== garnet ==
Design system_bus, start of the top module:
module system_bus
	#(parameter DATA_WIDTH = 8, 
	parameter ADDR_WIDTH = 14, 
	parameter NO_OF_MASTER = 4, 
	parameter NO_OF_SLAVE = 8,
	parameter [NO_OF_SLAVE*ADDR_WIDTH-1:0] SLAVE_BASE_ADDR = {14'd10, 14'd20, 14'd30, 14'd40, 14'd50, 14'd60, 14'd70, 14'd80}, 
	parameter [NO_OF_SLAVE*ADDR_WIDTH-1:0] SLAVE_END_ADDR = {14'd19, 14'd29, 14'd39, 14'd49, 14'd59, 14'd69, 14'd79, 14'd89}
	) 
	(
	input clk,
	input reset_n,
	input [ADDR_WIDTH*NO_OF_MASTER-1:0]  addr_avm, 
	output [DATA_WIDTH*NO_OF_MASTER-1:0]  readdata_avm,
	input [DATA_WIDTH*NO_OF_MASTER-1:0]  writedata_avm, 
	input [NO_OF_MASTER-1:0]  readen_avm,
	input [NO_OF_MASTER-1:0]  writeen_avm,
	output [NO_OF_MASTER-1:0]  readvalid_avm,
	output [NO_OF_MASTER-1:0]  writevalid_avm,
	input [NO_OF_MASTER-1:0]  waitrequest_avm,
	input [4*NO_OF_MASTER-1:0]priority_no,
	output [ADDR_WIDTH*NO_OF_SLAVE-1:0]  addr_avs,
	input [DATA_WIDTH*NO_OF_SLAVE-1:0]  readdata_avs,
	output [DATA_WIDTH*NO_OF_SLAVE-1:0]  writedata_avs,
	output [NO_OF_SLAVE-1:0]  readen_avs,
	output [NO_OF_SLAVE-1:0]  writeen_avs,
	input [NO_OF_SLAVE-1:0]  readvalid_avs,
	input [NO_OF_SLAVE-1:0]  writevalid_avs,
	output reg [NO_OF_SLAVE-1:0]  waitrequest_avs
	);
	reg [NO_OF_MASTER-1:0] readen_avm_last, writeen_avm_last, readen_avm_reg, writeen_avm_reg;
  ...
Size in the first run: about 4,200 cells after synthesis, about 660 flip-flops, roughly 440 I/O pins, roughly 34,000 sq um of cells after synthesis.
Settings: LEC_CHECK=0, ABC_AREA=1, CAP_MARGIN=25, CELL_PAD_IN_SITES_DETAIL_PLACEMENT=1, CELL_PAD_IN_SITES_GLOBAL_PLACEMENT=1, CORE_ASPECT_RATIO=0.61, CORE_MARGIN=4, CORE_UTILIZATION=40, MAX_ROUTING_LAYER=met4, SLEW_MARGIN=5; clock period 8.98 ns.
run.sh (not shown) runs the stock make flow with config.mk's settings and CLKGATE_MAP_FILE=.
The final layout from garnet, which completed every stage, passed the timing, DRC and antenna checks at the end of the flow.
diff inputs: garnet => xenon
Settings: a deleted CELL_PAD_IN_SITES_GLOBAL_PLACEMENT that had been 1; a deleted CELL_PAD_IN_SITES_DETAIL_PLACEMENT that had been 1; a deleted MAX_ROUTING_LAYER that had been met4; a deleted CORE_ASPECT_RATIO that had been 0.61; a change of CORE_MARGIN from 4 to 2; a deleted ABC_AREA that had been 1; a change of SLEW_MARGIN from 5 to 20; a change of CAP_MARGIN from 25 to 20; an added PLACE_DENSITY of 0.6; a change of the clock period (ns, I/O delays scaled along) from 8.98 to 4.3.
[summary]
Against garnet as the reference, xenon delivers a lower chip area in the Yosys report. addr_avm[3] as the start point of the critical path was reported by xenon, and addr_avm[24] by garnet. Aggregate routed wire length, garnet and xenon: smaller value in xenon. garnet has a higher cell count than xenon. Cell area on xenon is ahead of garnet.
Input-level comparison between zinc and xenon:
Settings: swapping 40 for 12 in CORE_UTILIZATION; swapping 4.3 for 7.68 in the clock period (ns, I/O delays scaled along).
## What came out
- The sequential power reported for zinc is smaller than that of xenon by about 44%.
- Min wire length the detailed router placed on met1 across xenon and zinc: xenon
- Between zinc and xenon, the part of the power in combinational logic does not differ in any meaningful way.
- Net switching power figure ended up 38% lower on zinc than on xenon.
- Taking xenon as the reference, in zinc minimum hold slack higher, routed wire length has increased, number of vias after detailed routing comparable.
- Layout net count down 163 in zinc wrt xenon
- zinc against xenon: core box area saw an increase, worst-case vdd ir drop moved down.
diff inputs: zinc => quartz
Settings: CORE_UTILIZATION: 12 -> 40; the clock period (ns, I/O delays scaled along): 7.68 -> 5.19.
==> comparison <==
quartz: all stages complete, timing, DRC and antenna checks passed
Diff zinc -> quartz: part of the total power dissipated in the clock network shrank by 1.7 points; core outline area down 70%; worst hold slack decreased by 0.023 ns relative to the old numbers; total met3 wirelength after detailed routing went down; post-route met1 wirelength went down by 16%.
quartz vs zinc on final cell count: quartz is the lower one.
Re cell internal power dissipation: quartz is about 43% up on zinc.
quartz: combinational fraction of the cell area 2.7 points above zinc
The following lists how cedar was set up differently from quartz:
Settings: SETUP_SLACK_MARGIN newly set to 0.15; CELL_PAD_IN_SITES_DETAIL_PLACEMENT newly set to 2; the clock period (ns, I/O delays scaled along) changed from 5.19 to 7.0.
## What came out
For the worst-case headroom to the max-slew limit, cedar came in 35 points lower than quartz did. The post-layout total power number comes out lower for cedar vs quartz. cedar: complete, dirty (capacitance limit, slew limit). Comparing quartz against cedar, there is no change at all in number of well-tap cells placed. cedar vs. quartz: clock skew rose 0.033 ns, combinational share of power increased 2.8 points, post-route cell area stayed essentially flat, non-clock buffer count down about 4.7%.
Setup changes, cedar to sierra
Settings: PLACE_DENSITY removed (was 0.6); CAP_MARGIN changed from 20 to 25; CELL_PAD_IN_SITES_GLOBAL_PLACEMENT newly set to 3; CELL_PAD_IN_SITES_DETAIL_PLACEMENT removed (was 2); SLEW_MARGIN changed from 20 to 5; SETUP_SLACK_MARGIN removed (was 0.15); the clock period (ns, I/O delays scaled along) changed from 7.0 to 8.98.
[summary]
sierra ran to completion and came out clean on the timing, DRC and antenna checks. Hold slack, cedar and sierra: larger value in cedar. In terms of power share of the clock group, sierra and cedar differ only marginally. Portion of total power attributed to sequential cells: sierra > cedar. Looking at clock skew, sierra sits 0.031 ns lower than cedar does. Power per standard cell area (lower): sierra. In the metrics for cedar and sierra, the one carrying the higher fraction of cell area in non-clock buffers is sierra. Taking cedar as the reference, in sierra total inserted antenna cells decreased by 22 relative to the old numbers, synthesized chip area reported by yosys closely matched the old numbers.


## v50
system_bus again, from the RTL that the note above started with.
Settings: LEC_CHECK=0, ABC_AREA=1, CAP_MARGIN=25, CELL_PAD_IN_SITES_GLOBAL_PLACEMENT=3, CORE_ASPECT_RATIO=0.61, CORE_MARGIN=2, CORE_UTILIZATION=40, MAX_ROUTING_LAYER=met4, SLEW_MARGIN=5; clock period 8.98 ns.
> inputs changed (v50 -> v58)
- MAX_ROUTING_LAYER: met4 -> unset
- SLEW_MARGIN: 5 -> 20
- CELL_PAD_IN_SITES_GLOBAL_PLACEMENT: 3 -> unset
- CORE_ASPECT_RATIO: 0.61 -> unset
- ABC_AREA: 1 -> unset
- CAP_MARGIN: 25 -> 30
v58 reports a lower number of multi-input combinational cells than v50 does.
Relative to v50, the final cell area reported for v58 is lower.
As of v58, area after synthesis had fallen by a few percent compared to v50.
v50 → v58: number of instances in the synthesized netlist down 727; mean instance size in the synthesized netlist up 14%; post-CTS repair timing setup buffer count flat; final worst slack down 0.66 ns; maximum fanout along the worst path down 1.
Share of final layout cell area taken by non-clock buffers (v58 over v50): increase, 0.85 points
A critical path startpoint of addr_avm[48] is what v58 shows, while addr_avm[12] belongs to v50.
On power: v58 sits above v50.
v50 vs v58, critical path endpoint: mux_demux_slave_corresponding_master[6][1] vs mux_demux_slave_corresponding_master[3][2]
Highest clock frequency the design can meet: v58 worse than v50
### v58 -> v52
- putting PLACE_DENSITY at 0.6 where nothing was set
- swapping 40 for 58 in CORE_UTILIZATION
- swapping 30 for 20 in CAP_MARGIN
- swapping 8.98 for 2.88 in the clock period (ns, I/O delays scaled along)
### Flow results
Comparing v58 and v52, sum of negative setup slack is higher on v58.
Compared with v58, v52 ends up with a larger final cell area.
Although v52 finished all stages, its layout failed final checks on setup timing.
Global-route usage, v58 and v52, lower one = v58.
Across both runs, logic area was higher for v52 than for v58.
Non-clock buffer instance count of the final layout: v52 vs v58 up 86%
Delta (v52 minus v58): highest cell delay on the worst timing path went down by 0.13 ns, via count of the first global-routing pass went up by 4472.
Input changes introduced in v2 (baseline for comparison: v52):
- CORE_UTILIZATION: 58 -> 59
- the clock period (ns, I/O delays scaled along): 2.88 -> 3.74
Findings:
v52 and v2: one clean run, v2; the rest did not finish clean.
The flow completed for v52, but it is not clean: the layout still shows setup timing.
Diff v52 -> v2 | number of placed cells counting well taps | decrease of about 2.6%
Taking v52 as the reference point, the clock network power share of v2 rises by 1.3 points.
v2 ends up with a post-detailed-routing wire length that is about 5% lower than in v52.
For the number of global-route vias before repair, v2 came in about 4% lower than v52 did.
[v2] multi-input gate share of the layout cell area fell 0.37 points relative to v52
Comparing v52 and v2, the lower power dissipated in the clock network was measured on v2.
v2 ended up with a lower sequential power than v52 did.
v2 vs. v52: final net count now sits lower, sequential fraction of design power now sits higher, number of resized instances in the post-cts repair step now sits lower, cell area now sits lower.
Modified inputs, v6 compared to v2
- CORE_UTILIZATION now 40, was 59
- the clock period (ns, I/O delays scaled along) now 7.0, was 3.74
Findings:
Comparing v6 and v2, the higher layout overhead on the synthesized area was measured on v2. The met2 wire length in v6 sits 6.3% below the value recorded for v2. What v6 reported for routed length on met1 has to be multiplied by 0.910 to get the figure for v2.


Starting RTL as in the previous note.
Settings: LEC_CHECK=0, ABC_AREA=1, CAP_MARGIN=20, CELL_PAD_IN_SITES_DETAIL_PLACEMENT=2, CORE_MARGIN=2, CORE_UTILIZATION=40, GPL_ROUTABILITY_DRIVEN=0, GPL_TIMING_DRIVEN=0, MAX_ROUTING_LAYER=met4, MIN_ROUTING_LAYER=met2, PLACE_DENSITY=0.6, SETUP_SLACK_MARGIN=0.15, SLEW_MARGIN=20, TNS_END_PERCENT=10; clock period 7.0 ns.
The first run failed in 5_1_grt (GRT-0116).
Edit:
--- a/flow/config.mk
+++ b/flow/config.mk
@@ -10 +9,0 @@
-export CELL_PAD_IN_SITES_DETAIL_PLACEMENT = 2
@@ -12,5 +11,3 @@
-export CORE_UTILIZATION = 40
-export GPL_ROUTABILITY_DRIVEN = 0
-export GPL_TIMING_DRIVEN = 0
-export MAX_ROUTING_LAYER = met4
-export MIN_ROUTING_LAYER = met2
+export CORE_UTILIZATION = 72
+export CTS_CLUSTER_DIAMETER = 373
+export CTS_CLUSTER_SIZE = 96
@@ -18 +14,0 @@
-export SETUP_SLACK_MARGIN = 0.15
==> flow/constraint.sdc (replaced) <==
create_clock -name core_clock -period 3.38 [get_ports {clk}]
set_input_delay 0.6760 -clock core_clock [delete_from_list [all_inputs] [get_ports {clk}]]
set_output_delay 0.6760 -clock core_clock [all_outputs]
set_load 0.01 [all_outputs]
What happened: The changed run never finished: it broke off in 5_1_grt; synthesized area does not change; synthesized cell count stays the same; die size is lower by 44%.


JK:
system_bus again, from the RTL that the note above started with.
export LEC_CHECK = 0
export ABC_AREA = 1
export CAP_MARGIN = 10
export CELL_PAD_IN_SITES_DETAIL_PLACEMENT = 1
export CELL_PAD_IN_SITES_GLOBAL_PLACEMENT = 1
export CORE_ASPECT_RATIO = 0.61
export CORE_MARGIN = 4
export CORE_UTILIZATION = 40
export MAX_ROUTING_LAYER = met4
export MIN_ROUTING_LAYER = met2
export SLEW_MARGIN = 5
create_clock -name core_clock -period 8.98 [get_ports {clk}]
JK failed in global routing (5_1_grt) with GRT-0116.
Inputs modified between JK and MS:
- a deleted CELL_PAD_IN_SITES_DETAIL_PLACEMENT that had been 1
- a change of CORE_MARGIN from 4 to 2
- a change of CORE_UTILIZATION from 40 to 57
- a deleted MAX_ROUTING_LAYER that had been met4
- a deleted CELL_PAD_IN_SITES_GLOBAL_PLACEMENT that had been 1
- a deleted ABC_AREA that had been 1
- a change of SLEW_MARGIN from 5 to 20
- a deleted CORE_ASPECT_RATIO that had been 0.61
- a change of CAP_MARGIN from 10 to 20
- a deleted MIN_ROUTING_LAYER that had been met2
- a change of the clock period (ns, I/O delays scaled along) from 8.98 to 3.0
- Completing all stages was not enough for MS: its layout failed the final checks because of setup timing.
- Looking at tally of unique sky130hd cells used after synthesis, MS sits about 60% higher than JK does.
- On MS: number of nets in the synthesized netlist is 17% lower than what JK gave.
- On aoi/oai-family share of the synthesized area, MS tracks JK almost exactly.
- Core box area: MS vs JK down about 34%
- Diff JK..MS | arithmetic-cell share of the synthesized area counting full adders, half adders and majority gates | negligible
- Comparing the two runs side by side, MS comes out ahead of JK on final HPWL from detailed placement.
- Compared to JK, MS was floorplanned on a smaller die.
- Synthesized-area fraction occupied by xor and xnor cells, JK and MS, lower one = JK.
- Compared with JK, in MS placer's final routability congestion estimate has decreased; post-synthesis chip area from yosys has decreased.
The inputs of AL differ from those of MS as listed below.
- PLACE_DENSITY now 0.6, previously not set
- CORE_UTILIZATION now 26, was 57
- the clock period (ns, I/O delays scaled along) now 5.19, was 3.0
- AL finished all stages; the layout is clean.
- MS has a higher met2 layer wire length in the routed design than AL.
- Worst stage delay on the critical path in AL is 0.33 ns higher than in MS
- Sum of routed wire length over all layers (AL over MS): increase, about 1.3%
Relative to AL, the following input files were edited for TR:
- PLACE_DENSITY_LB_ADDON: unset -> 0.0
- TNS_END_PERCENT: unset -> 5
- CORE_UTILIZATION: 26 -> 72
- PLACE_DENSITY: 0.6 -> unset
- SETUP_SLACK_MARGIN: unset -> 1.39
- the clock period (ns, I/O delays scaled along): 5.19 -> 4.87
## What came out
- AL: full flow OK, the timing, DRC and antenna checks passed
- Tool error GRT-0232 stopped TR during global routing (5_1_grt); no final results.
- Summary of the comparison: number of gates given a new drive strength after cts is higher in TR, relative to AL.
- As far as simple-gate portion of the synthesized area goes, TR and AL are indistinguishable; the numbers are identical.
- Sort AL and TR by cell count after placement asc -> top: TR
- Delta (TR minus AL): floorplan row count has decreased, area of the chip shows a reduction of 63%, placement-stage worst setup slack saw a decrease.
Relative to TR, the following input files were edited for PW:
- removing TNS_END_PERCENT (formerly 5)
- changing SETUP_SLACK_MARGIN from 1.39 to 1.24
- changing CORE_UTILIZATION from 72 to 61
- removing PLACE_DENSITY_LB_ADDON (formerly 0.0)
==> results <==
PW has completed all stages; timing, DRC and antenna checks passed. Synthesized cell area: TR vs PW identical. Of PW and TR, it is PW that has the higher instance count after placement with tap cells included. Looking at final weighted congestion in routability-driven placement, PW sits below TR.


system_bus again, from the RTL that the note above started with.
clock: 3.15 ns
lec_check: 0
cap_margin: 25
cell_pad_in_sites_detail_placement: 0
cell_pad_in_sites_global_placement: 1
core_aspect_ratio: 0.85
core_margin: 2
core_utilization: 57
cts_cluster_size: 72
slew_margin: 15
The baseline completed and failed the layout checks on negative setup slack.
Change:
- ABC_AREA: not set -> 1
- CORE_MARGIN: 2 -> 4
- CORE_UTILIZATION: 57 -> 17
- HOLD_SLACK_MARGIN: not set -> 0.02
- PLACE_DENSITY_LB_ADDON: not set -> 0.09
- SETUP_SLACK_MARGIN: not set -> 0.43
- TNS_END_PERCENT: not set -> 35
- clock period: 3.15 -> 5.33 ns (I/O delays scaled with it)
After rerunning: With this change the flow ran to the end with no violations; power shrinks by 42%; synthesized area grows by 6.2%; cell count grows by 48%; clock-buffer cell count grows by 46; worst setup slack improves by 1.3 ns; core utilization shrinks by 56 points; critical path depth shrinks by 10; hold slack improves by 0.30 ns.
Change:
- CTS_CLUSTER_DIAMETER: not set -> 32
- GPL_ROUTABILITY_DRIVEN: not set -> 0
- GPL_TIMING_DRIVEN: not set -> 1
- MAX_ROUTING_LAYER: not set -> met5
- MIN_ROUTING_LAYER: not set -> met1
- SETUP_SLACK_MARGIN: 0.43 -> 1.43
- SLEW_MARGIN: 15 -> 0
- TNS_END_PERCENT: 35 -> 30
The new run passed the timing, DRC and antenna checks.
Wire length came out higher by 0.75%.
Fmax came out higher by 15%.
Non-clock buffer count came out higher by 11.
Register-to-register slack barely changes.
Change:
- ABC_AREA: 1 -> not set
- CELL_PAD_IN_SITES_GLOBAL_PLACEMENT: 1 -> 0
- CORE_MARGIN: 4 -> 2
- CORE_UTILIZATION: 17 -> 66
- CTS_CLUSTER_DIAMETER: 32 -> not set
- GPL_ROUTABILITY_DRIVEN: 0 -> not set
- GPL_TIMING_DRIVEN: 1 -> not set
- HOLD_SLACK_MARGIN: 0.02 -> not set
- MAX_ROUTING_LAYER: met5 -> not set
- MIN_ROUTING_LAYER: met1 -> not set
- PLACE_DENSITY_LB_ADDON: 0.09 -> not set
- SETUP_SLACK_MARGIN: 1.43 -> not set
- SLEW_MARGIN: 0 -> 15
- TNS_END_PERCENT: 30 -> not set
- clock period: 5.33 -> 3.13 ns (I/O delays scaled with it)
Result:
- Now the flow did not get past global routing
- area after synthesis falls by 5.8%
- synthesized cell count falls by 18%
- die area falls by 76%
No activity file was given, so power comes from the tool's default toggle rates.
